<file path="flow/run.sh">
#!/bin/bash
# the make line also repeats each setting of config.mk as NAME=value (left out here)
make -C /OpenROAD-flow-scripts/flow DESIGN_CONFIG=/design/flow/config.mk WORK_HOME=/design/flow/orfs CLKGATE_MAP_FILE= finish
</file>
<file path="flow/config.mk">
export PLATFORM = sky130hd
export DESIGN_NAME = i16_biquad
export DESIGN_NICKNAME = i16_biquad
export VERILOG_FILES = /design/flow/design.v
export SDC_FILE = /design/flow/constraint.sdc
export NUM_CORES = 4
export LEC_CHECK = 0
export ABC_AREA = 1
export CAP_MARGIN = 20
export CORE_MARGIN = 2
export CORE_UTILIZATION = 72
export CTS_CLUSTER_DIAMETER = 373
export CTS_CLUSTER_SIZE = 100
export SLEW_MARGIN = 20
</file>
<file path="flow/constraint.sdc">
create_clock -name core_clock -period 5.76 [get_ports {CLK}]
set_input_delay 1.1520 -clock core_clock [delete_from_list [all_inputs] [get_ports {CLK}]]
set_output_delay 1.1520 -clock core_clock [all_outputs]
set_load 0.01 [all_outputs]
</file>
<file path="flow/design.v">
module i16_mul(
    input signed [15:0] A,
    input signed [15:0] B,
    output signed [31:0] P
);
assign P = A * B;
endmodule
module i18_mul(
    input signed [17:0] A,
    input signed [15:0] B_coef,
    output signed [33:0] P
);
assign P = A * B_coef;
endmodule
module i36_acc(
    input signed [33:0] A,
    input signed [31:0] B,
    input signed [35:0] _Z,
    output signed [35:0] S
);
wire signed [35:0] A_ext = {{2{A[33]}}, A};
wire signed [35:0] B_ext = {{4{B[31]}}, B};
assign S = A_ext + B_ext + _Z;
endmodule
module i36_delay(
    input CLK,
    input RST,
    input signed [35:0] STORE,
    output reg signed [35:0] READ
);
always @ (posedge CLK, negedge RST) begin
    if (!RST) begin
        READ <= 0;
    end else begin
        READ <= STORE;
    end
end
endmodule
module i36_trunc(
    input signed [35:0] A,
    output reg signed [15:0] B_sat,
    output reg signed [17:0] B
);
wire signed [35:0] shifted_inter = (A >>> 14);
wire signed [21:0] shifted = shifted_inter[21:0];
always @(*) begin
    B = $signed(shifted[17:0]);
    if (shifted > 22'sd32767) B_sat = 16'sd32767;
    else if (shifted < -22'sd32768) B_sat = -16'sd32768;
    else B_sat = $signed(shifted[15:0]);
end
endmodule
module i16_biquad(
    input CLK, RST,
    input unsigned [15:0] A,
    output signed [15:0] B,
    input signed [15:0] b_0,
    input signed [15:0] b_1,
    input signed [15:0] b_2,
    input signed [15:0] a_1,
    input signed [15:0] a_2
);
wire signed [17:0] feedback;
wire signed [31:0] P_b0;
wire signed [31:0] P_b1;
wire signed [31:0] P_b2;
wire signed [33:0] P_a1;
wire signed [33:0] P_a2;
wire signed [35:0] S_0;
wire signed [35:0] S_1;
wire signed [35:0] S_2;
wire signed [35:0] Z_0;
wire signed [35:0] Z_1;
i16_mul mul_b0(
    .A(A),
    .B(b_0),
    .P(P_b0)
);
i16_mul mul_b1(
    .A(A),
    .B(b_1),
    .P(P_b1)
);
i16_mul mul_b2(
    .A(A),
    .B(b_2),
    .P(P_b2)
);
i18_mul mul_a1(
    .A(feedback),
    .B_coef(a_1),
    .P(P_a1)
);
i18_mul mul_a2(
    .A(feedback),
    .B_coef(a_2),
    .P(P_a2)
);
i36_acc ACC_0(
    .A(P_a2),
    .B(P_b2),
    ._Z(36'sd0),
    .S(S_0)
);
i36_acc ACC_1(
    .A(P_a1),
    .B(P_b1),
    ._Z(Z_0),
    .S(S_1)
);
i36_acc ACC_2(
    .A(34'sd0),
    .B(P_b0),
    ._Z(Z_1),
    .S(S_2)
);
i36_delay DELAY_0(
    .CLK(CLK),
    .RST(RST),
    .STORE(S_0),
    .READ(Z_0)
);
i36_delay DELAY_1(
    .CLK(CLK),
    .RST(RST),
    .STORE(S_1),
    .READ(Z_1)
);
i36_trunc OUT(
    .A(S_2),
    .B(feedback),
    .B_sat(B)
);
endmodule
</file>
==> summary.log, run 1 <==
qor: global_routing.grt_overflow_total 361
qor: synth.synth.cellmix.simpleShare 12.4%
qor: synth.ys_top_logic_family adder cells
qor: synth.ys_seq_elements 71
qor: placement.gpl.final_weighted_congestion 1.02
qor: synth.ys_sh_mux 0%
qor: cts.cts_made_buffers 9
qor: synth.floorplan.nets 8971
qor: die.placementRows 104
qor: status.tool.error [ERROR GRT-0232] Routing congestion too high. Check the congestion heatmap in the GUI.
qor: cts.cts_max_level 3
qor: synth.ys_types 48
qor: synth.synth_top_cell_by_area sky130_fd_sc_hd__fa_1
qor: placement.dp_hpwl 167000 µm
qor: die.initCoreUtil 72.7%
qor: global_routing.global_route.usage.total 80.3%
qor: synth.ys_async_sr_fraction 100%
qor: synth.top_cell sky130_fd_sc_hd__inv_1
qor: cts.clockRootBuffer sky130_fd_sc_hd__clkbuf_16
qor: synth.post-synth-top-area-fraction 55.7%
qor: placement.buffer_ports.inserted 113
qor: synth.synth_adder_area_share 64.3%
qor: cts.cts_sinks 71
qor: synth.ys_dominant_reg_cell sky130_fd_sc_hd__dfrtp_1
qor: status.last-stage-reached 5_1_grt
qor: status.status did not finish
qor: synth.synth-edff-count 0
qor: die.num_io_pins 114
qor: synth.fraction_of_synthesized_cell_area_in_xor_and_xnor_cells 1.61%
qor: placement.placed_area 68200 µm²
qor: cts.clk_path_buf_depth 2
qor: die.coreArea 80500 µm²
qor: synth.syn_inst 6842
qor: synth.ys_sh_aoi 2.02%
qor: die.chip_area 83600 µm²
qor: synth.area_leaders sky130_fd_sc_hd__fa_1 (56%), sky130_fd_sc_hd__inv_1 (15%), sky130_fd_sc_hd__ha_1 (8.6%), sky130_fd_sc_hd__nand2_1 (8.3%), sky130_fd_sc_hd__dfrtp_1 (3.0%)
qor: die.die_h 289 µm
qor: die.die_w 289 µm
qor: synth.yosys.stat.chipArea 58500 µm²
qor: synth.common_cells sky130_fd_sc_hd__inv_1 (2290), sky130_fd_sc_hd__fa_1 (1629), sky130_fd_sc_hd__nand2_1 (1292)
qor: synth.synthesis.area 58500 µm²
qor: synth.ys_cells 6842
qor: synth.yosysSeqAreaShare 3.04%
qor: synth.synthesis.area_per_instance 8.55 µm²
qor: cts.postCtsHoldBufs 0
qor: synth.synthesis.yosys.warnings 2
## through the flow
step,cells,setup TNS (ps),worst slack [ps],hold slack [ps]
after floorplan,6842,-389650,-6220,566
after global placement,8546,-526100,-7700,601
after detailed placement,8546,-534700,-7720,599
after CTS,8714,-439820,-6460,710
## per-layer routing
metal / overflow / GRT usage (%)
met5: 0 / 35.4
met4: 150 / 82.1
met3: 13 / 67.5
met2: 194 / 95.9
met1: 4 / 78.5
## what timing repair did
item / 4_1_cts
setup endpoints to repair: 87
cloned: 10
gates resized: 979
buffers inserted: 164
pin swaps: 504
==> inputs of run 2 (changes only) <==
Settings changed: CELL_PAD_IN_SITES_DETAIL_PLACEMENT from default to 2, CELL_PAD_IN_SITES_GLOBAL_PLACEMENT from default to 0, CORE_ASPECT_RATIO from default to 0.94, CORE_MARGIN 2 to 7, CORE_UTILIZATION 72 to 68, CTS_CLUSTER_DIAMETER 373 to 150, CTS_CLUSTER_SIZE 100 to default, GPL_ROUTABILITY_DRIVEN from default to 1, GPL_TIMING_DRIVEN from default to 0, HOLD_SLACK_MARGIN from default to 0.26, MIN_ROUTING_LAYER from default to met2, PLACE_DENSITY_LB_ADDON from default to 0.06, SETUP_SLACK_MARGIN from default to 0.36, TNS_END_PERCENT from default to 65.
Clock period 5.76 ns to 23.7 ns, I/O delays scaled along.
==> run 2 against run 1 <==
  * The run fails in 3_5_place_dp
  * Area after synthesis stayed put
  * Die area rose by 13%
  * Synthesized cell count did not move
==> summary.log, run 2 <==
qor: synth.yosysSeqAreaShare 3.04% [unchanged]
qor: synth.area_leaders sky130_fd_sc_hd__fa_1 (56%), sky130_fd_sc_hd__inv_1 (15%), sky130_fd_sc_hd__ha_1 (8.6%), sky130_fd_sc_hd__nand2_1 (8.3%), sky130_fd_sc_hd__dfrtp_1 (3.0%)
qor: synth.top_cell sky130_fd_sc_hd__inv_1
qor: synth.ys_seq_elements 71 [unchanged]
qor: die.num_io_pins 114 [unchanged]
qor: status.last-stage-reached 3_5_place_dp
qor: placement.gpl.final_weighted_congestion 1.15 [+12%]
qor: die.initCoreUtil 68.6% [-4.1 points]
qor: synth.synthesis.area_per_instance 8.55 µm² [unchanged]
qor: synth.fraction_of_synthesized_cell_area_in_xor_and_xnor_cells 1.61% [unchanged]
qor: die.die_h 298 µm [+3.2%]
qor: synth.ys_sh_aoi 2.02% [unchanged]
qor: synth.yosys.stat.chipArea 58500 µm² [unchanged]
qor: synth.common_cells sky130_fd_sc_hd__inv_1 (2290), sky130_fd_sc_hd__fa_1 (1629), sky130_fd_sc_hd__nand2_1 (1292)
qor: synth.floorplan.nets 8971 [unchanged]
qor: synth.ys_top_logic_family adder cells
qor: synth.ys_async_sr_fraction 100% [unchanged]
qor: placement.buffer_ports.inserted 42 [-63%]
qor: synth.synth_top_cell_by_area sky130_fd_sc_hd__fa_1
qor: die.placementRows 104 [unchanged]
qor: die.coreArea 85400 µm² [+6.0%]
qor: synth.synthesis.yosys.warnings 2 [unchanged]
qor: synth.ys_cells 6842 [unchanged]
qor: status.tool.error [ERROR DPL-0033] detailed placement checks failed during check placement.
qor: synth.post-synth-top-area-fraction 55.7% [unchanged]
qor: synth.ys_sh_mux 0% [unchanged]
qor: synth.ys_types 48 [unchanged]
qor: synth.synth_adder_area_share 64.3% [unchanged]
qor: synth.ys_dominant_reg_cell sky130_fd_sc_hd__dfrtp_1
qor: synth.syn_inst 6842 [unchanged]
qor: synth.synthesis.area 58500 µm² [unchanged]
qor: die.chip_area 94500 µm² [+13%]
qor: synth.synth-edff-count 0 [unchanged]
qor: synth.synth.cellmix.simpleShare 12.4% [unchanged]
qor: status.status did not finish
qor: die.die_w 317 µm [+9.5%]
-- run 2: per-stage QoR --
stage / instances / hold slack (ps) / area (µm²) / setup slack (ps)
3_3_place_gp: 7997 / 623 / 60300 / 2690
2_1_floorplan: 6842 / 566 / 58500 / 6310
==> inputs of run 3 (changes only) <==
Settings changed: ABC_AREA 1 to default, CAP_MARGIN 20 to 10, CELL_PAD_IN_SITES_DETAIL_PLACEMENT 2 to default, CELL_PAD_IN_SITES_GLOBAL_PLACEMENT 0 to default, CORE_ASPECT_RATIO 0.94 to default, CORE_MARGIN 7 to 2, CORE_UTILIZATION 68 to 69, CTS_CLUSTER_DIAMETER 150 to 250, CTS_CLUSTER_SIZE from default to 97, GPL_ROUTABILITY_DRIVEN 1 to default, GPL_TIMING_DRIVEN 0 to default, HOLD_SLACK_MARGIN 0.26 to default, MIN_ROUTING_LAYER met2 to default, PLACE_DENSITY from default to 0.38, PLACE_DENSITY_LB_ADDON 0.06 to default, SETUP_SLACK_MARGIN 0.36 to default, TNS_END_PERCENT 65 to 35.
Clock period 23.7 ns to 12.5 ns, I/O delays scaled along.
==> run 3 against run 2 <==
  * The layout now fails its checks (negative setup slack)
  * Die area shrank 9.4%
  * Area after synthesis shrank 1.8%
  * Synthesized cell count shrank 12%
==> summary.log, run 3 <==
qor: status.status finished with violations
qor: status.so_faults negative setup slack
qor: timing.final_hold_viol_count 0
qor: worst_setup_path.critical_path_depth 49
qor: timing.fin_crit 14520 ps
qor: synth.synthesis.yosys.warnings 2 [unchanged]
qor: synth.ys_async_sr_fraction 100% [unchanged]
qor: synth.synth.cellmix.simpleShare 13.0% [+0.56 points]
qor: worst_setup_path.crit_path_max_fanout 6
qor: worst_setup_path.r2r_start DELAY_1.READ[7]
qor: drt.drt-wirelength-per-cell 19.6 µm
qor: synth.fraction_of_synthesized_cell_area_in_xor_and_xnor_cells 1.88% [+0.26 points]
qor: synth.syn_inst 6004 [-12%]
qor: synth.ys_sh_aoi 3.10% [+1.1 points]
qor: worst_setup_path.critical-path-max-stage-delay 590 ps
qor: global_routing.first_pass_grt_wire_length 245000 µm
qor: placement.dp_hpwl 121000 µm
qor: timing.worst_case_headroom_to_the_max_slew_limit 29.9%
qor: drt.wl 149000 µm
qor: timing.timing.clock.skew 9.46 ps
qor: die.die_w 293 µm [-7.6%]
qor: synth.common_cells sky130_fd_sc_hd__inv_1 (1830), sky130_fd_sc_hd__fa_1 (1629), sky130_fd_sc_hd__nand2_1 (669)
qor: synth.ys_sh_mux 0% [unchanged]
qor: drt.drtAntennaViolNets 0
qor: worst_setup_path.r2r_cells 43
qor: synth.synth-edff-count 0 [unchanged]
qor: final_layout.fillCellCount 5147
qor: cts.cts_max_level 3
qor: timing.worst_slack -2020 ps
qor: worst_setup_path.worstSetupEndpointType flop
qor: timing.transition_at_the_pin_with_the_smallest_max_transition_slack 1050 ps
qor: timing.fin_crit_sh 116%
qor: drt.drt_pass1_iterations 6
qor: synth.ys_cells 6004 [-12%]
qor: cts.cts_sinks 71
qor: cts.clockRootBuffer sky130_fd_sc_hd__clkbuf_16
qor: flow_run.tool_warnings 35
qor: worst_setup_path.worstReg2RegEnd DELAY_0.READ[34]
qor: die.num_io_pins 114 [unchanged]
qor: placement.buffer_ports.inserted 113 [+170%]
qor: worst_setup_path.worst-path-buf-inv 14
qor: die.coreArea 82200 µm² [-3.7%]
qor: final_layout.areaGrowthSynthToFinish 17.3%
qor: flow_run.max-cap-violations 0
qor: worst_setup_path.worstSetupEndpoint DELAY_0.READ[34]
qor: drt.vias 41713
qor: synth.yosys.stat.chipArea 57500 µm² [-1.8%]
qor: synth.top_cell sky130_fd_sc_hd__inv_1
qor: worst_setup_path.critical_path_arrival 14830 ps
qor: cts.cts_made_buffers 9
qor: synth.ys_types 74 [+54%]
qor: worst_setup_path.crit_type input port to flop
qor: cts.clk_path_buf_depth 2
qor: global_routing.vias_in_the_first_global_route 47506
qor: drt.drt_initial_violations 2609
qor: timing.clock.fmax 0.0689 GHz
qor: worst_setup_path.cp-start-kind input port
qor: worst_setup_path.timing.critical_path.from A[5]
qor: worst_setup_path.critPathSlowestCell sky130_fd_sc_hd__fa_1
qor: synth.ys_top_logic_family adder cells
qor: die.die_h 293 µm [-2.0%]
qor: min_path.worst_hold_path.endpoint DELAY_1.READ[0]
qor: worst_setup_path.cp_data_required_time 12810 ps
qor: global_routing.largest_net_degree_at_the_start_of_global_routing 39
qor: synth.synth_top_cell_by_area sky130_fd_sc_hd__fa_1
qor: drt.diode_insertion_count_for_antenna_repair 0
qor: placement.gpl.final_weighted_congestion 0.936 [-18%]
qor: die.placementRows 105 [+0.96%]
qor: global_routing.grt_overflow_total 0
qor: die.chip_area 85600 µm² [-9.4%]
qor: synth.post-synth-top-area-fraction 56.8% [+1.0 points]
qor: global_routing.antenna_found_initial 1
qor: timing.setup-violations-final 55
qor: worst_setup_path.timing.reg2reg.setup_slack 590 ps
qor: synth.ys_dominant_reg_cell sky130_fd_sc_hd__dfrtp_1
qor: min_path.holdCritStartpoint DELAY_0.READ[0]
qor: cts.worst_setup_hold_path_clk_slew 70 ps
qor: synth.synthesis.area 57500 µm² [-1.8%]
qor: synth.ys_seq_elements 71 [unchanged]
qor: die.initCoreUtil 69.9% [+1.3 points]
qor: min_path.worstHoldPathCells 2
qor: synth.yosysSeqAreaShare 3.09% [+0.057 points]
qor: final_layout.nets 8681
qor: min_path.worst_hold_path_type flop to flop
qor: drt.remaining_drc_errors 0
qor: worst_setup_path.critical_path.top_delay_family adder cells
qor: synth.synth_adder_area_share 65.5% [+1.2 points]
qor: drt.route.detailed.vias_per_inst 5.47
qor: synth.floorplan.nets 8133 [-9.3%]
qor: cts.postCtsHoldBufs 0
qor: timing.setup_total_negative_slack -74310 ps
qor: synth.area_leaders sky130_fd_sc_hd__fa_1 (57%), sky130_fd_sc_hd__inv_1 (12%), sky130_fd_sc_hd__ha_1 (8.8%), sky130_fd_sc_hd__and2_1 (7.0%), sky130_fd_sc_hd__nand2_1 (4.4%)
qor: cts.clk_latency 380 ps
qor: timing.timing_max_transition_violations_final 0
qor: cts.tritoncts built
qor: timing.rsz0062_at_grt true
qor: global_routing.global_route.usage.total 37.3%
qor: synth.synthesis.area_per_instance 9.57 µm² [+12%]
==> run 3: layer usage <==
metal	global-route usage, %	part of all wire [%]	vias to the layer above
met3	6.31	7.7	406
met4	18.6	6.3	2
met2	62.0	50	1703
li1	-	-	17902
met5	0	0.011	-
met1	47.9	36	21700
==> run 3: timing repair <==
| item | CTS | global route |
|---|---|---|
| gates resized | 320 | 293 |
| cloned | 5 | 3 |
| pin swaps | 229 | 269 |
| setup buffers | 94 | 59 |
| endpoints found under the setup margin | 73 | 63 |
==> run 3: final cells by class <==
cell class | count | area, µm² | area share (%)
flip-flops and latches | 71 | 1780 | 2.64
repair buffers | 758 | 6860 | 10.2
multi-input cells | 3880 | 50200 | 74.5
clock buffers | 11 | 253 | 0.375
clock inverters | 5 | 80.1 | 0.119
inverters | 1832 | 6890 | 10.2
well taps | 1070 | 1340 | 1.99
==> run 3: per-stage QoR <==
stage                     hold WS, ps  area (µm²)  utilization [%]  worst slack, ps  cells
after floorplan                   566       58200                -            -1570   6004
after global placement            708       63800             77.5            -3270   7462
after detailed placement          717       63800             77.5            -3320   7462
after CTS                         736       66000             80.3            -1960   7573
after global routing              739       67400             82.0            -2320   7627
final                             733       67400             82.0            -2020   7627
==> inputs of run 4 (changes only) <==
Settings changed: ABC_AREA from default to 1, CAP_MARGIN 10 to 20, CORE_UTILIZATION 69 to 59, CTS_CLUSTER_DIAMETER 250 to 293.
Clock period 12.5 ns to 6.86 ns, I/O delays scaled along.
==> run 4 against run 3 <==
  * The layout still fails its checks (negative setup slack)
  * Wire length grew 28%
  * Global-route usage up 2.2 points
  * Sequential share of layout area shrank 0.22 points
  * Worst setup slack lost 3700 ps
  * Design area rose by 9.3%
  * Via count up 13%
  * Critical endpoint is now DELAY_0.READ[28]
  * Highest routed layer unchanged
==> summary.log, run 4 <==
qor: final_layout.final_core_utilization 74.9% [-7.1 points]
qor: synth.ys_sh_mux 0% [unchanged]
qor: drt.wl 191000 µm [+28%]
qor: synth.yosysSeqAreaShare 3.04% [-0.057 points]
qor: die.die_w 319 µm [+9.0%]
qor: min_path.worst_hold_path_type flop to flop
qor: worst_setup_path.crit_path_max_fanout 7 [+1]
qor: placement.buffer_ports.inserted 113 [unchanged]
qor: worst_setup_path.critical_path_depth 51 [+4.1%]
qor: cts.worst_setup_hold_path_clk_slew 70 ps [about the same]
qor: status.status finished with violations
qor: die.num_io_pins 114 [unchanged]
qor: die.placementRows 115 [+9.5%]
qor: drt.drtAntennaViolNets 0 [unchanged]
qor: timing.timing_max_transition_violations_final 0 [unchanged]
qor: drt.drt_initial_violations 3190 [+22%]
qor: flow_run.tool_warnings 35 [unchanged]
qor: final_layout.nets 9874 [+14%]
qor: synth.ys_async_sr_fraction 100% [unchanged]
qor: timing.worst_slack -5710 ps [-3690 ps]
qor: cts.cts_sinks 71 [unchanged]
qor: synth.common_cells sky130_fd_sc_hd__inv_1 (2290), sky130_fd_sc_hd__fa_1 (1629), sky130_fd_sc_hd__nand2_1 (1292)
qor: worst_setup_path.critical_path_arrival 12890 ps [-1940 ps]
qor: synth.synth_adder_area_share 64.3% [-1.2 points]
qor: synth.area_leaders sky130_fd_sc_hd__fa_1 (56%), sky130_fd_sc_hd__inv_1 (15%), sky130_fd_sc_hd__ha_1 (8.6%), sky130_fd_sc_hd__nand2_1 (8.3%), sky130_fd_sc_hd__dfrtp_1 (3.0%)
qor: synth.ys_sh_aoi 2.02% [-1.1 points]
qor: final_layout.areaGrowthSynthToFinish 25.9%
qor: min_path.holdCritStartpoint DELAY_0.READ[0]
qor: drt.vias 47045 [+13%]
qor: worst_setup_path.worst-path-buf-inv 20 [+6]
qor: cts.postCtsHoldBufs 0 [unchanged]
qor: die.coreArea 98400 µm² [+20%]
qor: die.initCoreUtil 59.5% [-10 points]
qor: timing.transition_at_the_pin_with_the_smallest_max_transition_slack 820 ps [-229 ps]
qor: cts.clk_path_buf_depth 2 [unchanged]
qor: synth.syn_inst 6842 [+14%]
qor: die.chip_area 102000 µm² [+19%]
qor: timing.clock.fmax 0.0796 GHz
qor: placement.placed_area 68600 µm² [+7.7%]
qor: worst_setup_path.worstReg2RegEnd DELAY_0.READ[31]
qor: drt.route.detailed.vias_per_inst 5.20 [-4.8%]
qor: synth.floorplan.nets 8971 [+10%]
qor: drt.drt-wirelength-per-cell 21.1 µm [+7.9%]
qor: worst_setup_path.cp-start-kind input port
qor: global_routing.antenna_found_initial 3 [+2]
qor: worst_setup_path.worstSetupEndpointType flop
qor: drt.drt_pass1_iterations 5 [-1]
qor: drt.remaining_drc_errors 0 [unchanged]
qor: global_routing.first_pass_grt_wire_length 299000 µm [+22%]
qor: worst_setup_path.worstSetupEndpoint DELAY_0.READ[28]
qor: flow_run.max-cap-violations 0 [unchanged]
qor: worst_setup_path.r2r_cells 43 [unchanged]
qor: synth.ys_types 48 [-35%]
qor: timing.timing.clock.skew 15.1 ps [+5.59 ps]
qor: cts.clk_latency 410 ps [+30 ps]
qor: global_routing.largest_net_degree_at_the_start_of_global_routing 47 [+21%]
qor: worst_setup_path.critPathSlowestCell sky130_fd_sc_hd__fa_2
qor: status.so_faults negative setup slack
qor: final_layout.final_cell_area 73700 µm² [+9.3%]
qor: timing.final_hold_viol_count 0 [unchanged]
qor: worst_setup_path.critical_path.top_delay_family adder cells
qor: cts.cts_made_buffers 9 [unchanged]
qor: timing.fin_crit 12570 ps
qor: timing.setup-violations-final 86 [+56%]
qor: synth.fraction_of_synthesized_cell_area_in_xor_and_xnor_cells 1.61% [-0.26 points]
qor: synth.top_cell sky130_fd_sc_hd__inv_1
qor: cts.clockRootBuffer sky130_fd_sc_hd__clkbuf_16
qor: cts.tritoncts built
qor: synth.ys_top_logic_family adder cells
qor: synth.synthesis.area_per_instance 8.55 µm² [-11%]
qor: worst_setup_path.timing.reg2reg.setup_slack -4090 ps [-4680 ps]
qor: placement.gpl.final_weighted_congestion 0.956 [+2.1%]
qor: global_routing.vias_in_the_first_global_route 52429 [+10%]
qor: placement.dp_hpwl 167000 µm [+39%]
qor: min_path.worstHoldPathCells 2 [unchanged]
qor: synth.ys_cells 6842 [+14%]
qor: synth.synth_top_cell_by_area sky130_fd_sc_hd__fa_1
qor: timing.fin_crit_sh 183% [+67 points]
qor: synth.synthesis.yosys.warnings 2 [unchanged]
qor: synth.ys_dominant_reg_cell sky130_fd_sc_hd__dfrtp_1
qor: final_layout.fillCellCount 7311 [+42%]
qor: cts.cts_max_level 3 [unchanged]
qor: worst_setup_path.timing.critical_path.from A[15]
qor: timing.worst_case_headroom_to_the_max_slew_limit 45.3% [+15 points]
qor: min_path.worst_hold_path.endpoint DELAY_1.READ[0]
qor: worst_setup_path.r2r_start DELAY_1.READ[15]
qor: timing.rsz0062_at_grt true
qor: timing.post_route_hold_slack 653 ps [-79.5 ps]
qor: global_routing.grt_overflow_total 0 [unchanged]
qor: synth.synth.cellmix.simpleShare 12.4% [-0.56 points]
qor: die.die_h 319 µm [+9.0%]
qor: global_routing.global_route.usage.total 39.4% [+2.2 points]
qor: synth.synth-edff-count 0 [unchanged]
qor: worst_setup_path.crit_type input port to flop
qor: synth.ys_seq_elements 71 [unchanged]
qor: worst_setup_path.critical_path.most_common_cell sky130_fd_sc_hd__fa_1
qor: synth.yosys.stat.chipArea 58500 µm² [+1.9%]
qor: synth.synthesis.area 58500 µm² [+1.9%]
qor: worst_setup_path.cp_data_required_time 7180 ps [-5630 ps]
qor: worst_setup_path.critical-path-max-stage-delay 770 ps [+180 ps]
qor: synth.post-synth-top-area-fraction 55.7% [-1.0 points]
run 4: final cells by class:
class	count	area (µm²)	area share, %
Multi-Input combinational cell	4199	50700	68.8
Timing Repair Buffer	1155	10600	14.4
Inverter	2309	8740	11.9
Sequential cell	71	1780	2.41
Tap cell	1287	1610	2.19
Clock buffer	10	229	0.311
Clock inverter	6	68.8	0.0934
Antenna cell	2	5.00	0.00679
run 4: repair_timing:
| action | 4_1_cts | 5_1_grt |
|---|---|---|
| cloned | 4 | 4 |
| pin swaps | 233 | 286 |
| setup endpoints to repair | 87 | 87 |
| buffers inserted | 86 | 72 |
| gates resized | 644 | 402 |
run 4: stage by stage:
step	TNS, ps	setup slack, ps	std cells
3_3_place_gp	-470160	-6830	8863
5_1_grt	-402800	-6020	9038
3_5_place_dp	-475870	-6940	8863
4_1_cts	-382010	-5700	8967
2_1_floorplan	-325830	-5340	6842
6_report	-379330	-5710	9039
run 4: layer usage:
layer  track usage (%)  wire length, µm
met5                 0               20
met4              17.7            11400
met3              9.20            17500
met2              65.0            91300
met1              49.9            70600
==> inputs of run 5 (changes only) <==
Settings changed: CORE_UTILIZATION 59 to 65, CTS_CLUSTER_DIAMETER 293 to 27, CTS_CLUSTER_SIZE 97 to 74, PLACE_DENSITY 0.38 to default, TNS_END_PERCENT 35 to default.
Clock period 6.86 ns to 13.5 ns, I/O delays scaled along.
==> run 5 against run 4 <==
  * Still fails the layout checks on negative setup slack
  * Die area decreased by 9.1%
  * Sequential share of layout area increased by 0.069 points
  * Utilization increased by 5.1 points
  * Critical path depth down 2
  * Flip-flop count unchanged
  * Worst setup slack better by 5300 ps
  * Synthesized cell count unchanged
  * Via count about the same
  * Design area decreased by 2.8%
  * Wire length decreased by 2.0%
  * Register-to-register slack gained 6500 ps
==> summary.log, run 5 <==
qor: drt.wl 187000 µm [-2.0%]
qor: worst_setup_path.critical-path-max-stage-delay 610 ps [-160 ps]
qor: timing.final_hold_viol_count 0 [unchanged]
qor: worst_setup_path.crit_type input port to flop
qor: timing.setup-violations-final 39 [-55%]
qor: global_routing.grt_overflow_total 0 [unchanged]
qor: placement.buffer_ports.inserted 113 [unchanged]
qor: die.chip_area 92400 µm² [-9.1%]
qor: worst_setup_path.critical_path_depth 49 [-3.9%]
qor: cts.cts_max_level 3 [unchanged]
qor: global_routing.largest_net_degree_at_the_start_of_global_routing 50 [+6.4%]
qor: worst_setup_path.critical_path.most_common_cell sky130_fd_sc_hd__fa_1
qor: worst_setup_path.r2r_start DELAY_1.READ[15]
qor: synth.ys_sh_aoi 2.02% [unchanged]
qor: placement.gpl.final_weighted_congestion 0.984 [+2.9%]
qor: cts.clockRootBuffer sky130_fd_sc_hd__clkbuf_16
qor: min_path.worst_hold_path_type flop to flop
qor: final_layout.comb_area 50700 µm² [about the same]
qor: global_routing.first_pass_grt_wire_length 289000 µm [-3.3%]
qor: drt.vias 47011 [-0.072%]
qor: cts.clk_path_buf_depth 2 [unchanged]
qor: synth.ys_seq_elements 71 [unchanged]
qor: timing.rsz0062_at_grt true
qor: synth.post-synth-top-area-fraction 55.7% [unchanged]
qor: die.num_io_pins 114 [unchanged]
qor: timing.worst_slack -408 ps [+5300 ps]
qor: timing.worst_case_headroom_to_the_max_slew_limit 22.7% [-23 points]
qor: synth.ys_dominant_reg_cell sky130_fd_sc_hd__dfrtp_1
qor: flow_run.max-cap-violations 0 [unchanged]
qor: synth.ys_cells 6842 [unchanged]
qor: worst_setup_path.worstSetupEndpoint DELAY_1.READ[30]
qor: timing.fin_crit 13910 ps
qor: timing.timing_max_transition_violations_final 0 [unchanged]
qor: flow_run.tool_warnings 35 [unchanged]
qor: synth.ys_sh_mux 0% [unchanged]
qor: cts.tritoncts built
qor: synth.synth_adder_area_share 64.3% [unchanged]
qor: synth.area_leaders sky130_fd_sc_hd__fa_1 (56%), sky130_fd_sc_hd__inv_1 (15%), sky130_fd_sc_hd__ha_1 (8.6%), sky130_fd_sc_hd__nand2_1 (8.3%), sky130_fd_sc_hd__dfrtp_1 (3.0%)
qor: worst_setup_path.critical_path_arrival 14210 ps [+1320 ps]
qor: synth.synth-edff-count 0 [unchanged]
qor: worst_setup_path.timing.critical_path.from b_0[3]
qor: synth.fraction_of_synthesized_cell_area_in_xor_and_xnor_cells 1.61% [unchanged]
qor: cts.postCtsHoldBufs 0 [unchanged]
qor: min_path.worstHoldPathCells 2 [unchanged]
qor: die.initCoreUtil 65.3% [+5.9 points]
qor: drt.route.detailed.vias_per_inst 5.41 [+3.9%]
qor: placement.dp_hpwl 154000 µm [-8.2%]
qor: worst_setup_path.cp_data_required_time 13800 ps [+6620 ps]
qor: synth.ys_top_logic_family adder cells
qor: final_layout.fillCellCount 5961 [-18%]
qor: worst_setup_path.cp-start-kind input port
qor: cts.cts_made_buffers 9 [unchanged]
qor: final_layout.nets 9638 [-2.4%]
qor: die.coreArea 89600 µm² [-9.0%]
qor: placement.placed_area 65400 µm² [-4.7%]
qor: worst_setup_path.timing.reg2reg.setup_slack 2420 ps [+6510 ps]
qor: synth.synthesis.area_per_instance 8.55 µm² [unchanged]
qor: die.die_w 304 µm [-4.7%]
qor: synth.common_cells sky130_fd_sc_hd__inv_1 (2290), sky130_fd_sc_hd__fa_1 (1629), sky130_fd_sc_hd__nand2_1 (1292)
qor: worst_setup_path.r2r_cells 43 [unchanged]
qor: synth.synth_top_cell_by_area sky130_fd_sc_hd__fa_1
qor: synth.synth.cellmix.simpleShare 12.4% [unchanged]
qor: synth.top_cell sky130_fd_sc_hd__inv_1
qor: cts.worst_setup_hold_path_clk_slew 70 ps [about the same]
qor: worst_setup_path.worstReg2RegEnd DELAY_1.READ[30]
qor: timing.fin_crit_sh 103% [-80 points]
qor: worst_setup_path.critPathSlowestCell sky130_fd_sc_hd__fa_1
qor: global_routing.global_route.usage.total 41.8% [+2.3 points]
qor: min_path.worst_hold_path.endpoint DELAY_1.READ[0]
qor: synth.synthesis.yosys.warnings 2 [unchanged]
qor: timing.transition_at_the_pin_with_the_smallest_max_transition_slack 1160 ps [+336 ps]
qor: drt.drt_initial_violations 3991 [+25%]
qor: timing.timing.clock.skew 11.9 ps [-3.11 ps]
qor: final_layout.final_core_utilization 80.0% [+5.1 points]
qor: drt.drt-wirelength-per-cell 21.5 µm [+1.9%]
qor: cts.cts_sinks 71 [unchanged]
qor: synth.floorplan.nets 8971 [unchanged]
qor: die.placementRows 110 [-4.3%]
qor: min_path.holdCritStartpoint DELAY_0.READ[0]
qor: status.status finished with violations
qor: drt.remaining_drc_errors 0 [unchanged]
qor: worst_setup_path.worst-path-buf-inv 20 [unchanged]
qor: status.so_faults negative setup slack
qor: synth.ys_types 48 [unchanged]
qor: placement.dp_worst_setup_slack -1490 ps [+5450 ps]
qor: synth.syn_inst 6842 [unchanged]
qor: synth.yosys.stat.chipArea 58500 µm² [unchanged]
qor: final_layout.final_cell_area 71600 µm² [-2.8%]
qor: global_routing.antenna_found_initial 9 [+6]
qor: worst_setup_path.worstSetupEndpointType flop
qor: timing.clock.fmax 0.0719 GHz
qor: final_layout.areaGrowthSynthToFinish 22.4%
qor: synth.yosysSeqAreaShare 3.04% [unchanged]
qor: drt.drtAntennaViolNets 0 [unchanged]
qor: worst_setup_path.critical_path.top_delay_family adder cells
qor: die.die_h 304 µm [-4.7%]
qor: synth.ys_async_sr_fraction 100% [unchanged]
qor: cts.clk_latency 390 ps [-20 ps]
qor: drt.drt_pass1_iterations 6 [+1]
qor: final_layout.register_area 1780 µm² [unchanged]
qor: synth.synthesis.area 58500 µm² [unchanged]
qor: worst_setup_path.crit_path_max_fanout 5 [-2]
qor: global_routing.vias_in_the_first_global_route 52269 [-0.31%]
-- run 5: timing repair --
action / in CTS / in global routing
endpoints found under the setup margin: 54 / 67
setup buffers: 138 / 82
hold endpoints to repair: 0 / 0
pin swaps: 346 / 386
resized: 678 / 541
cloned: 8 / 5
-- run 5: final cells by class --
cell class,instances,area share [%]
multi-input cells,4201,70.7
inverters,2309,12.2
repair buffers,917,12.0
flip-flops and latches,71,2.48
well taps,1176,2.05
clock buffers,10,0.334
clock inverters,6,0.0943
diodes,7,0.0245
-- run 5: per-stage QoR --
step	setup TNS, ps	std cells	hold WS [ps]
2_1_floorplan	-58.6	6842	566
3_3_place_gp	-62270	8461	613
3_5_place_dp	-65310	8461	642
5_1_grt	-22320	8693	711
4_1_cts	-6940	8618	668
6_report	-10020	8697	673
-- run 5: routing by layer --
layer | track usage, % | wire length [µm] | part of all wire [%]
met3 | 9.91 | 17900 | 9.5
met1 | 50.0 | 64200 | 34
met4 | 25.2 | 15600 | 8.3
met5 | 0 | 42 | 0.022
met2 | 69.0 | 89300 | 48
==> inputs of run 6 (changes only) <==
Settings changed: ABC_AREA 1 to default, CAP_MARGIN 20 to 15, CELL_PAD_IN_SITES_GLOBAL_PLACEMENT from default to 2, CORE_ASPECT_RATIO from default to 0.79, CORE_MARGIN 2 to 8, CORE_UTILIZATION 65 to 40, CTS_CLUSTER_DIAMETER 27 to default, CTS_CLUSTER_SIZE 74 to 30, GPL_ROUTABILITY_DRIVEN from default to 0, GPL_TIMING_DRIVEN from default to 0, PLACE_DENSITY from default to 0.89, SETUP_SLACK_MARGIN from default to 1.32, SLEW_MARGIN 20 to 15.
Clock period 13.5 ns to 11.0 ns, I/O delays scaled along.
==> run 6 against run 5 <==
  * The layout still fails its checks (negative setup slack)
  * Sequential share of layout area increased by 0.13 points
  * Critical path depth unchanged
  * Utilization decreased by 32 points
  * Via count decreased by 11%
  * Critical endpoint is now DELAY_0.READ[34]
==> summary.log, run 6 <==
qor: timing.clock.fmax 0.0679 GHz
qor: worst_setup_path.timing.critical_path.from A[15]
qor: worst_setup_path.worstSetupEndpointType flop
qor: synth.ys_sh_mux 0% [unchanged]
qor: cts.clk_path_buf_depth 2 [unchanged]
qor: synth.ys_sh_aoi 3.10% [+1.1 points]
qor: die.initCoreUtil 40.3% [-25 points]
qor: synth.fraction_of_synthesized_cell_area_in_xor_and_xnor_cells 1.88% [+0.26 points]
qor: timing.timing.clock.skew 15.5 ps [+3.53 ps]
qor: die.num_io_pins 114 [unchanged]
qor: die.die_w 442 µm [+45%]
qor: worst_setup_path.cp_data_required_time 11330 ps [-2470 ps]
qor: timing.worst_case_headroom_to_the_max_slew_limit 28.6% [+5.8 points]
qor: timing.transition_at_the_pin_with_the_smallest_max_transition_slack 1070 ps [-86.5 ps]
qor: synth.synthesis.area_per_instance 9.57 µm² [+12%]
qor: drt.drt_initial_violations 3338 [-16%]
qor: final_layout.nets 8505 [-12%]
qor: synth.synth.cellmix.simpleShare 13.0% [+0.56 points]
qor: synth.ys_seq_elements 71 [unchanged]
qor: worst_setup_path.worstReg2RegEnd DELAY_0.READ[34]
qor: timing.rsz0062_at_grt true
qor: timing.fin_crit_sh 134% [+31 points]
qor: worst_setup_path.critical_path.most_common_cell sky130_fd_sc_hd__fa_1
qor: timing.setup-violations-final 78 [+100%]
qor: placement.buffer_ports.inserted 96 [-15%]
qor: worst_setup_path.r2r_start DELAY_1.READ[8]
qor: timing.setup_total_negative_slack -173450 ps [-163420 ps]
qor: global_routing.antenna_found_initial 37 [+28]
qor: cts.cts_made_buffers 9 [unchanged]
qor: synth.post-synth-top-area-fraction 56.8% [+1.0 points]
qor: timing.worst_slack -3720 ps [-3320 ps]
qor: synth.synth_adder_area_share 65.5% [+1.2 points]
qor: timing.timing_max_transition_violations_final 0 [unchanged]
qor: status.so_faults negative setup slack
qor: worst_setup_path.cp-start-kind input port
qor: timing.fin_crit 14720 ps
qor: worst_setup_path.critical-path-max-stage-delay 660 ps [+50 ps]
qor: global_routing.first_pass_grt_wire_length 299000 µm [+3.5%]
qor: timing.final_hold_viol_count 0 [unchanged]
qor: synth.synthesis.yosys.warnings 2 [unchanged]
qor: synth.floorplan.nets 8133 [-9.3%]
qor: worst_setup_path.crit_type input port to flop
qor: synth.synth-edff-count 0 [unchanged]
qor: worst_setup_path.timing.reg2reg.setup_slack -1310 ps [-3730 ps]
qor: global_routing.grt_overflow_total 0 [unchanged]
qor: die.placementRows 123 [+12%]
qor: cts.clk_latency 420 ps [+30 ps]
qor: placement.dp_hpwl 161000 µm [+4.8%]
qor: flow_run.max-cap-violations 0 [unchanged]
qor: synth.synth_top_cell_by_area sky130_fd_sc_hd__fa_1
qor: drt.route.detailed.vias_per_inst 5.07 [-6.3%]
qor: worst_setup_path.r2r_cells 49 [+14%]
qor: drt.drt_pass1_iterations 8 [+2]
qor: cts.clockRootBuffer sky130_fd_sc_hd__clkbuf_16
qor: synth.syn_inst 6004 [-12%]
qor: min_path.worst_hold_path_type flop to flop
qor: synth.top_cell sky130_fd_sc_hd__inv_1
qor: worst_setup_path.crit_path_max_fanout 5 [unchanged]
qor: worst_setup_path.critical_path.top_delay_family adder cells
qor: die.chip_area 156000 µm² [+69%]
qor: synth.ys_cells 6004 [-12%]
qor: synth.area_leaders sky130_fd_sc_hd__fa_1 (57%), sky130_fd_sc_hd__inv_1 (12%), sky130_fd_sc_hd__ha_1 (8.8%), sky130_fd_sc_hd__and2_1 (7.0%), sky130_fd_sc_hd__nand2_1 (4.4%)
qor: synth.ys_top_logic_family adder cells
qor: final_layout.areaGrowthSynthToFinish 18.5%
qor: timing.post_route_hold_slack 690 ps [+16.6 ps]
qor: worst_setup_path.critPathSlowestCell sky130_fd_sc_hd__o211ai_1
qor: drt.drt-wirelength-per-cell 24.0 µm [+11%]
qor: worst_setup_path.worst-path-buf-inv 15 [-25%]
qor: worst_setup_path.worstSetupEndpoint DELAY_0.READ[34]
qor: drt.wl 199000 µm [+6.2%]
qor: die.die_h 353 µm [+16%]
qor: worst_setup_path.critical_path_arrival 15050 ps [+840 ps]
qor: status.status finished with violations
qor: min_path.worst_hold_path.endpoint DELAY_1.READ[0]
qor: synth.yosysSeqAreaShare 3.09% [+0.057 points]
qor: drt.vias 41969 [-11%]
qor: synth.synthesis.area 57500 µm² [-1.8%]
qor: drt.remaining_drc_errors 0 [unchanged]
qor: synth.common_cells sky130_fd_sc_hd__inv_1 (1830), sky130_fd_sc_hd__fa_1 (1629), sky130_fd_sc_hd__nand2_1 (669)
qor: cts.cts_max_level 3 [unchanged]
qor: drt.drtAntennaViolNets 0 [unchanged]
qor: flow_run.tool_warnings 35 [unchanged]
qor: synth.ys_async_sr_fraction 100% [unchanged]
qor: synth.ys_types 74 [+54%]
qor: worst_setup_path.critical_path_depth 49 [unchanged]
qor: die.coreArea 143000 µm² [+59%]
qor: global_routing.global_route.usage.total 26.0% [-16 points]
qor: min_path.holdCritStartpoint DELAY_0.READ[0]
qor: global_routing.largest_net_degree_at_the_start_of_global_routing 40 [-20%]
qor: cts.tritoncts built
qor: synth.yosys.stat.chipArea 57500 µm² [-1.8%]
qor: cts.worst_setup_hold_path_clk_slew 70 ps [about the same]
qor: min_path.worstHoldPathCells 2 [unchanged]
qor: cts.cts_sinks 71 [unchanged]
qor: global_routing.vias_in_the_first_global_route 45396 [-13%]
qor: synth.ys_dominant_reg_cell sky130_fd_sc_hd__dfrtp_1
[run 6: area by class of cell]
cell class              count  area [µm²]
plain buffers             223        2640
fillers                 13433       74400
well taps                1875        2350
flip-flops and latches     71        1780
clock buffers               9         225
inverters                1832        6890
clock inverters             6        86.3
repair buffers            361        3440
diodes                     31        77.6
multi-input cells        3878       50600
[run 6: metal layers]
metal,vias up,global-route usage (%),wire (µm)
li1,17631,-,-
met1,22086,36.3,82000
met2,2039,37.3,84000
met3,213,9.88,26100
met4,0,7.80,6460
met5,-,0,0
[run 6: metrics by stage]
stage | cell area (µm²) | util [%] | instances | setup slack (ps)
detailed placement | 62100 | 43.6 | 7978 | -7680
floorplan | 58700 | - | 6004 | -2770
CTS | 66400 | 46.6 | 8167 | -3570
global route | 68000 | 47.7 | 8266 | -4030
finish | 68100 | 47.8 | 8286 | -3720
global placement | 62000 | 43.5 | 7975 | -7800
[run 6: what timing repair did]
| action | 4_1_cts | 5_1_grt |
|---|---|---|
| resized | 645 | 280 |
| hold buffers | 0 | 0 |
| setup endpoints to repair | 86 | 83 |
| gates cloned | 1 | 1 |
| setup buffers | 173 | 87 |
| pin swaps | 188 | 172 |
==> inputs of run 7 (changes only) <==
Settings changed: ABC_AREA from default to 1, CAP_MARGIN 15 to 20, CELL_PAD_IN_SITES_GLOBAL_PLACEMENT 2 to default, CORE_ASPECT_RATIO 0.79 to 0.94, CORE_MARGIN 8 to 2, CORE_UTILIZATION 40 to 72, CTS_CLUSTER_DIAMETER from default to 255, CTS_CLUSTER_SIZE 30 to default, GPL_ROUTABILITY_DRIVEN 0 to 1, GPL_TIMING_DRIVEN 0 to 1, HOLD_SLACK_MARGIN from default to -0.08, PLACE_DENSITY 0.89 to default, PLACE_DENSITY_LB_ADDON from default to 0.2, SETUP_SLACK_MARGIN 1.32 to -0.21, SLEW_MARGIN 15 to 20, TNS_END_PERCENT from default to 80.
Clock period 11.0 ns to 8.76 ns, I/O delays scaled along.
==> run 7 against run 6 <==
  * The flow now stops in 5_1_grt
  * Area after synthesis increased by 1.9%
  * Die area decreased by 46%
  * Synthesized cell count increased by 14%
==> summary.log, run 7 <==
qor: status.status did not finish
qor: status.last-stage-reached 5_1_grt
qor: status.tool.error [ERROR GRT-0232] Routing congestion too high. Check the congestion heatmap in the GUI.
qor: synth.ys_sh_aoi 2.02% [-1.1 points]
qor: placement.dp_hpwl 163000 µm [+0.80%]
qor: synth.synth-edff-count 0 [unchanged]
qor: synth.synth.cellmix.simpleShare 12.4% [-0.56 points]
qor: placement.numPlacedInstances 8506 [+6.6%]
qor: synth.synthesis.area 58500 µm² [+1.9%]
qor: die.coreArea 80600 µm² [-43%]
qor: cts.cts_sinks 71 [unchanged]
qor: cts.clk_path_buf_depth 2 [unchanged]
qor: synth.ys_dominant_reg_cell sky130_fd_sc_hd__dfrtp_1
qor: die.placementRows 101 [-18%]
qor: synth.fraction_of_synthesized_cell_area_in_xor_and_xnor_cells 1.61% [-0.26 points]
qor: cts.cts_max_level 3 [unchanged]
qor: synth.top_cell sky130_fd_sc_hd__inv_1
qor: cts.clockRootBuffer sky130_fd_sc_hd__clkbuf_16
qor: synth.ys_top_logic_family adder cells
qor: synth.ys_async_sr_fraction 100% [unchanged]
qor: synth.yosysSeqAreaShare 3.04% [-0.057 points]
qor: die.die_w 298 µm [-33%]
qor: synth.synthesis.yosys.warnings 2 [unchanged]
qor: synth.ys_sh_mux 0% [unchanged]
qor: synth.ys_cells 6842 [+14%]
qor: synth.synthesis.area_per_instance 8.55 µm² [-11%]
qor: synth.post-synth-top-area-fraction 55.7% [-1.0 points]
qor: synth.synth_adder_area_share 64.3% [-1.2 points]
qor: placement.buffer_ports.inserted 113 [+18%]
qor: synth.ys_types 48 [-35%]
qor: global_routing.global_route.usage.total 73.6%
qor: placement.gpl.final_weighted_congestion 0.999
qor: synth.floorplan.nets 8971 [+10%]
qor: die.chip_area 83600 µm² [-46%]
qor: synth.yosys.stat.chipArea 58500 µm² [+1.9%]
qor: synth.synth_top_cell_by_area sky130_fd_sc_hd__fa_1
qor: synth.area_leaders sky130_fd_sc_hd__fa_1 (56%), sky130_fd_sc_hd__inv_1 (15%), sky130_fd_sc_hd__ha_1 (8.6%), sky130_fd_sc_hd__nand2_1 (8.3%), sky130_fd_sc_hd__dfrtp_1 (3.0%)
qor: synth.common_cells sky130_fd_sc_hd__inv_1 (2290), sky130_fd_sc_hd__fa_1 (1629), sky130_fd_sc_hd__nand2_1 (1292)
qor: synth.ys_seq_elements 71 [unchanged]
qor: die.initCoreUtil 72.6% [+32 points]
qor: cts.cts_made_buffers 9 [unchanged]
qor: die.die_h 280 µm [-21%]
qor: die.num_io_pins 114 [unchanged]
qor: global_routing.grt_overflow_total 197
qor: synth.syn_inst 6842 [+14%]
-- run 7: timing repair --
item | 4_1_cts
pin swaps | 356
cloned | 8
hold buffers | 0
gates resized | 796
buffers inserted | 143
endpoints found under the setup margin | 84
-- run 7: through the flow --
stage | setup slack, ps | cell area, µm²
after CTS | -4030 | 71900
after detailed placement | -5370 | 67800
after floorplan | -3820 | 60600
after global placement | -5110 | 67800
-- run 7: layer usage --
metal | overflow | GRT usage (%)
met1 | 4 | 75.1
met2 | 103 | 92.4
met3 | 5 | 55.4
met4 | 84 | 71.7
met5 | 1 | 21.9
==> inputs of run 8 (changes only) <==
Settings changed: ABC_AREA 1 to default, CORE_UTILIZATION 72 to 70, CTS_CLUSTER_DIAMETER 255 to default, HOLD_SLACK_MARGIN -0.08 to 0.26, PLACE_DENSITY_LB_ADDON 0.2 to 0.06, SETUP_SLACK_MARGIN -0.21 to default.
Clock period 8.76 ns to 13.5 ns, I/O delays scaled along.
==> run 8 against run 7 <==
  * The layout now fails its checks (negative setup slack)
  * Die area is 0.96% higher
  * Synthesized cell count is 12% lower
  * Area after synthesis is 1.8% lower
==> summary.log, run 8 <==
qor: drt.drt_pass1_iterations 6
qor: flow_run.max-cap-violations 0
qor: worst_setup_path.r2r_cells 46
qor: synth.synthesis.area_per_instance 9.57 µm² [+12%]
qor: timing.timing.clock.skew 13.4 ps
qor: final_layout.areaGrowthSynthToFinish 16.5%
qor: cts.tritoncts built
qor: global_routing.vias_in_the_first_global_route 47449
qor: min_path.holdCritStartpoint DELAY_0.READ[0]
qor: die.placementRows 101 [unchanged]
qor: timing.final_hold_viol_count 0
qor: placement.dp_hpwl 120000 µm [-26%]
qor: synth.ys_sh_mux 0% [unchanged]
qor: worst_setup_path.r2r_start DELAY_1.READ[7]
qor: global_routing.first_pass_grt_wire_length 245000 µm
qor: cts.worst_setup_hold_path_clk_slew 60 ps
qor: cts.cts_made_buffers 9 [unchanged]
qor: drt.drt-wirelength-per-cell 20.0 µm
qor: placement.gpl.final_weighted_congestion 0.934 [-6.5%]
qor: synth.fraction_of_synthesized_cell_area_in_xor_and_xnor_cells 1.88% [+0.26 points]
qor: synth.ys_dominant_reg_cell sky130_fd_sc_hd__dfrtp_1
qor: synth.floorplan.nets 8133 [-9.3%]
qor: synth.synth.cellmix.simpleShare 13.0% [+0.56 points]
qor: min_path.worst_hold_path.endpoint DELAY_1.READ[0]
qor: synth.ys_top_logic_family adder cells
qor: drt.vias 42050
qor: synth.synth_top_cell_by_area sky130_fd_sc_hd__fa_1
qor: worst_setup_path.critical_path_depth 51
qor: synth.synth-edff-count 0 [unchanged]
qor: synth.yosysSeqAreaShare 3.09% [+0.057 points]
qor: status.status finished with violations
qor: worst_setup_path.critical-path-max-stage-delay 590 ps
qor: synth.yosys.stat.chipArea 57500 µm² [-1.8%]
qor: synth.ys_types 74 [+54%]
qor: synth.top_cell sky130_fd_sc_hd__inv_1
qor: drt.drt_initial_violations 2989
qor: synth.ys_cells 6004 [-12%]
qor: worst_setup_path.crit_type input port to flop
qor: synth.synthesis.yosys.warnings 2 [unchanged]
qor: synth.synth_adder_area_share 65.5% [+1.2 points]
qor: drt.drtAntennaViolNets 0
qor: synth.ys_sh_aoi 3.10% [+1.1 points]
qor: die.coreArea 81000 µm² [+0.47%]
qor: min_path.worstHoldPathCells 2
qor: worst_setup_path.worstSetupEndpointType flop
qor: cts.clk_path_buf_depth 2 [unchanged]
qor: timing.timing_max_transition_violations_final 0
qor: timing.worst_slack -1250 ps
qor: min_path.worst_hold_path_type flop to flop
qor: drt.route.detailed.vias_per_inst 5.51
qor: final_layout.final_cell_area 67000 µm²
qor: timing.rsz0062_at_grt true
qor: placement.placed_area 63700 µm² [-6.0%]
qor: timing.worst_case_headroom_to_the_max_slew_limit 27.1%
qor: timing.fin_crit 14750 ps
qor: die.chip_area 84400 µm² [+0.96%]
qor: timing.clock.fmax 0.0678 GHz
qor: worst_setup_path.timing.critical_path.from b_0[2]
qor: final_layout.nets 8655
qor: worst_setup_path.timing.reg2reg.setup_slack 1600 ps
qor: global_routing.largest_net_degree_at_the_start_of_global_routing 38
qor: status.so_faults negative setup slack
qor: timing.setup-violations-final 46
qor: timing.transition_at_the_pin_with_the_smallest_max_transition_slack 1090 ps
qor: die.die_h 282 µm [+0.48%]
qor: die.initCoreUtil 70.9% [-1.7 points]
qor: synth.common_cells sky130_fd_sc_hd__inv_1 (1830), sky130_fd_sc_hd__fa_1 (1629), sky130_fd_sc_hd__nand2_1 (669)
qor: worst_setup_path.crit_path_max_fanout 6
qor: cts.clockRootBuffer sky130_fd_sc_hd__clkbuf_16
qor: worst_setup_path.worstSetupEndpoint DELAY_0.READ[34]
qor: placement.buffer_ports.inserted 113 [unchanged]
qor: die.die_w 299 µm [+0.48%]
qor: die.num_io_pins 114 [unchanged]
qor: worst_setup_path.worst-path-buf-inv 17
qor: synth.synthesis.area 57500 µm² [-1.8%]
qor: final_layout.final_core_utilization 82.7%
qor: worst_setup_path.cp-start-kind input port
qor: final_layout.fillCellCount 4745
qor: timing.fin_crit_sh 109%
qor: cts.cts_max_level 3 [unchanged]
qor: worst_setup_path.critical_path.top_delay_family adder cells
qor: worst_setup_path.critical_path_arrival 15070 ps
qor: worst_setup_path.critical_path.most_common_cell sky130_fd_sc_hd__fa_1
qor: cts.cts_sinks 71 [unchanged]
qor: synth.ys_async_sr_fraction 100% [unchanged]
qor: synth.syn_inst 6004 [-12%]
qor: cts.clk_latency 400 ps
qor: synth.post-synth-top-area-fraction 56.8% [+1.0 points]
qor: worst_setup_path.critPathSlowestCell sky130_fd_sc_hd__fa_1
qor: global_routing.global_route.usage.total 37.9%
qor: placement.dp_worst_setup_slack -2020 ps [+3350 ps]
qor: drt.remaining_drc_errors 0
qor: flow_run.tool_warnings 33
qor: synth.area_leaders sky130_fd_sc_hd__fa_1 (57%), sky130_fd_sc_hd__inv_1 (12%), sky130_fd_sc_hd__ha_1 (8.8%), sky130_fd_sc_hd__and2_1 (7.0%), sky130_fd_sc_hd__nand2_1 (4.4%)
qor: worst_setup_path.cp_data_required_time 13820 ps
qor: global_routing.antenna_found_initial 11
qor: cts.postCtsHoldBufs 0 [unchanged]
qor: timing.setup_total_negative_slack -40080 ps
qor: drt.wl 153000 µm
qor: synth.ys_seq_elements 71 [unchanged]
qor: global_routing.grt_overflow_total 0
qor: worst_setup_path.worstReg2RegEnd DELAY_0.READ[34]
## run 8: metal layers
metal  vias to the layer above  global-route usage, %  part of all wire, %
li1                      17855                      -                    -
met1                     21767                   50.3                   36
met2                      1972                   62.3                   49
met3                       456                   6.00                  8.6
met4                         0                   17.6                  6.4
met5                         -                      0                    0
## run 8: cell type report
class,instances,area (µm²),share of cell area [%]
antenna,13,32.5,0.0486
tap,1081,1350,2.02
sequential,71,1780,2.65
clock inverter,6,85.1,0.127
multi-input combinational,3878,49900,74.5
timing repair buffer,734,6720,10.0
inverter,1832,6880,10.3
clock buffer,10,229,0.342
## run 8: through the flow
stage / instances / hold slack [ps]
finish: 7625 / 717
global route: 7621 / 710
floorplan: 6004 / 566
CTS: 7560 / 722
global placement: 7464 / 708
detailed placement: 7464 / 706
## run 8: repair_timing
action / in CTS / in global routing
setup endpoints to repair: 52 / 53
buffers inserted: 74 / 55
cloned: 8 / 4
pin swaps: 134 / 180
resized: 246 / 233
==> inputs of run 9 (changes only) <==
Settings changed: CORE_ASPECT_RATIO 0.94 to default, CORE_UTILIZATION 70 to 59, CTS_CLUSTER_DIAMETER from default to 373, CTS_CLUSTER_SIZE from default to 97, GPL_ROUTABILITY_DRIVEN 1 to default, GPL_TIMING_DRIVEN 1 to default, HOLD_SLACK_MARGIN 0.26 to default, PLACE_DENSITY from default to 0.38, PLACE_DENSITY_LB_ADDON 0.06 to default, SETUP_SLACK_MARGIN from default to 2.74, TNS_END_PERCENT 80 to 35.
Clock period 13.5 ns to 9.29 ns, I/O delays scaled along.
==> run 9 against run 8 <==
  * Still fails the layout checks on negative setup slack
  * Area after synthesis stayed put
  * Sequential share of layout area down 0.061 points
  * Clock-buffer cell count up 1
  * Hold slack worse by 19 ps
  * Register-to-register slack got worse by 4100 ps
  * Via count down 3.2%
  * Worst setup slack worse by 3300 ps
  * Global-route usage down 5.6 points
  * Design area is 2.4% higher
  * Critical path depth is 2 lower
  * Die area increased by 18%
==> summary.log, run 9 <==
qor: worst_setup_path.worstSetupEndpoint DELAY_1.READ[32]
qor: synth.synthesis.yosys.warnings 2 [unchanged]
qor: final_layout.areaGrowthSynthToFinish 19.3%
qor: worst_setup_path.worstReg2RegEnd DELAY_0.READ[34]
qor: synth.synth-edff-count 0 [unchanged]
qor: worst_setup_path.worstSetupEndpointType flop
qor: synth.yosysSeqAreaShare 3.09% [unchanged]
qor: synth.synthesis.area_per_instance 9.57 µm² [unchanged]
qor: drt.drt_initial_violations 2077 [-31%]
qor: drt.route.detailed.vias_per_inst 5.13 [-7.0%]
qor: synth.top_cell sky130_fd_sc_hd__inv_1
qor: flow_run.tool_warnings 35 [+6.1%]
qor: synth.common_cells sky130_fd_sc_hd__inv_1 (1830), sky130_fd_sc_hd__fa_1 (1629), sky130_fd_sc_hd__nand2_1 (669)
qor: worst_setup_path.r2r_start DELAY_1.READ[8]
qor: global_routing.vias_in_the_first_global_route 45723 [-3.6%]
qor: drt.remaining_drc_errors 0 [unchanged]
qor: cts.clockRootBuffer sky130_fd_sc_hd__clkbuf_16
qor: worst_setup_path.worst-path-buf-inv 15 [-2]
qor: die.num_io_pins 114 [unchanged]
qor: worst_setup_path.critical_path_depth 49 [-3.9%]
qor: cts.cts_max_level 3 [unchanged]
qor: synth.syn_inst 6004 [unchanged]
qor: timing.timing.clock.skew 10.4 ps [-2.99 ps]
qor: timing.final_hold_viol_count 0 [unchanged]
qor: synth.synth_adder_area_share 65.5% [unchanged]
qor: placement.gpl.final_weighted_congestion 0.869 [-7.0%]
qor: worst_setup_path.timing.reg2reg.setup_slack -2450 ps [-4050 ps]
qor: global_routing.antenna_found_initial 1 [-10]
qor: die.coreArea 96600 µm² [+19%]
qor: cts.tritoncts built
qor: worst_setup_path.critical-path-max-stage-delay 580 ps [about the same]
qor: synth.ys_types 74 [unchanged]
qor: synth.ys_async_sr_fraction 100% [unchanged]
qor: status.status finished with violations
qor: timing.clock.fmax 0.0722 GHz
qor: timing.rsz0062_at_grt true
qor: worst_setup_path.cp-start-kind input port
qor: worst_setup_path.critical_path_arrival 14120 ps [-950 ps]
qor: timing.transition_at_the_pin_with_the_smallest_max_transition_slack 785 ps [-305 ps]
qor: worst_setup_path.crit_type input port to flop
qor: worst_setup_path.cp_data_required_time 9560 ps [-4260 ps]
qor: synth.ys_sh_mux 0% [unchanged]
qor: final_layout.fin_cells 7938 [+4.1%]
qor: die.placementRows 114 [+13%]
qor: min_path.holdCritStartpoint DELAY_0.READ[0]
qor: timing.setup_total_negative_slack -247390 ps [-207310 ps]
qor: min_path.worst_hold_path_type flop to flop
qor: worst_setup_path.crit_path_max_fanout 7 [+1]
qor: cts.clk_path_buf_depth 2 [unchanged]
qor: global_routing.global_route.usage.total 32.3% [-5.6 points]
qor: synth.post-synth-top-area-fraction 56.8% [unchanged]
qor: cts.worst_setup_hold_path_clk_slew 60 ps [about the same]
qor: min_path.worst_hold_path.endpoint DELAY_1.READ[0]
qor: drt.wl 149000 µm [-2.4%]
qor: timing.setup-violations-final 82 [+78%]
qor: timing.worst_slack -4560 ps [-3310 ps]
qor: global_routing.largest_net_degree_at_the_start_of_global_routing 72 [+89%]
qor: cts.cts_made_buffers 9 [unchanged]
qor: flow_run.max-cap-violations 0 [unchanged]
qor: cts.postCtsHoldBufs 0 [unchanged]
qor: status.so_faults negative setup slack
qor: synth.area_leaders sky130_fd_sc_hd__fa_1 (57%), sky130_fd_sc_hd__inv_1 (12%), sky130_fd_sc_hd__ha_1 (8.8%), sky130_fd_sc_hd__and2_1 (7.0%), sky130_fd_sc_hd__nand2_1 (4.4%)
qor: placement.dp_worst_setup_slack -5840 ps [-3820 ps]
qor: synth.ys_cells 6004 [unchanged]
qor: worst_setup_path.critical_path.top_delay_family adder cells
qor: synth.synthesis.area 57500 µm² [unchanged]
qor: worst_setup_path.timing.critical_path.from b_0[1]
qor: placement.dp_hpwl 127000 µm [+5.7%]
qor: global_routing.grt_overflow_total 0 [unchanged]
qor: timing.timing_max_transition_violations_final 0 [unchanged]
qor: timing.worst_case_headroom_to_the_max_slew_limit 47.7% [+21 points]
qor: drt.drtAntennaViolNets 0 [unchanged]
qor: synth.yosys.stat.chipArea 57500 µm² [unchanged]
qor: timing.fin_crit 13850 ps
qor: cts.cts_sinks 71 [unchanged]
qor: worst_setup_path.r2r_cells 45 [-2.2%]
qor: final_layout.nets 8785 [+1.5%]
qor: placement.buffer_ports.inserted 113 [unchanged]
qor: synth.fraction_of_synthesized_cell_area_in_xor_and_xnor_cells 1.88% [unchanged]
qor: worst_setup_path.critical_path.most_common_cell sky130_fd_sc_hd__fa_1
qor: die.die_h 316 µm [+12%]
qor: synth.ys_dominant_reg_cell sky130_fd_sc_hd__dfrtp_1
qor: die.chip_area 99900 µm² [+18%]
qor: synth.synth.cellmix.simpleShare 13.0% [unchanged]
qor: placement.numPlacedInstances 7807 [+4.6%]
qor: cts.clk_latency 400 ps [about the same]
qor: global_routing.first_pass_grt_wire_length 246000 µm [+0.20%]
qor: drt.drt_pass1_iterations 6 [unchanged]
qor: synth.ys_seq_elements 71 [unchanged]
qor: synth.synth_top_cell_by_area sky130_fd_sc_hd__fa_1
qor: synth.ys_top_logic_family adder cells
qor: die.die_w 316 µm [+5.5%]
qor: drt.drt-wirelength-per-cell 18.8 µm [-6.2%]
qor: die.initCoreUtil 59.5% [-11 points]
qor: timing.post_route_hold_slack 698 ps [-19.1 ps]
qor: synth.ys_sh_aoi 3.10% [unchanged]
qor: worst_setup_path.critPathSlowestCell sky130_fd_sc_hd__fa_1
qor: timing.fin_crit_sh 149% [+40 points]
qor: min_path.worstHoldPathCells 2 [unchanged]
qor: drt.vias 40702 [-3.2%]
qor: synth.floorplan.nets 8133 [unchanged]
-- run 9: through the flow --
| stage | util [%] | instance area [µm²] |
|---|---|---|
| floorplan | - | 58200 |
| global placement | 67.9 | 65600 |
| detailed placement | 67.9 | 65600 |
| CTS | 69.7 | 67300 |
| global route | 71.0 | 68500 |
| finish | 71.0 | 68500 |
-- run 9: metal layers --
metal / up-vias / global-route usage [%] / part of all wire [%]
met2: 1078 / 56.2 / 51
met3: 169 / 4.13 / 5.8
met1: 21325 / 43.3 / 40
met5: - / 0 / 0
li1: 18130 / - / -
met4: 0 / 8.12 / 2.8
-- run 9: repair_timing --
item | in CTS | in global routing
gates cloned | 5 | 0
resized | 274 | 287
endpoints found under the hold margin | 0 | 0
setup buffers | 62 | 47
endpoints found under the setup margin | 87 | 87
pin swaps | 186 | 294
-- run 9: cell type report --
type | instances | area (µm²)
well taps | 1276 | 1600
flip-flops and latches | 71 | 1780
fillers | 7623 | 28000
clock buffers | 11 | 243
multi-input cells | 3878 | 50000
clock inverters | 5 | 56.3
repair buffers | 864 | 7940
diodes | 1 | 2.50
inverters | 1832 | 6890
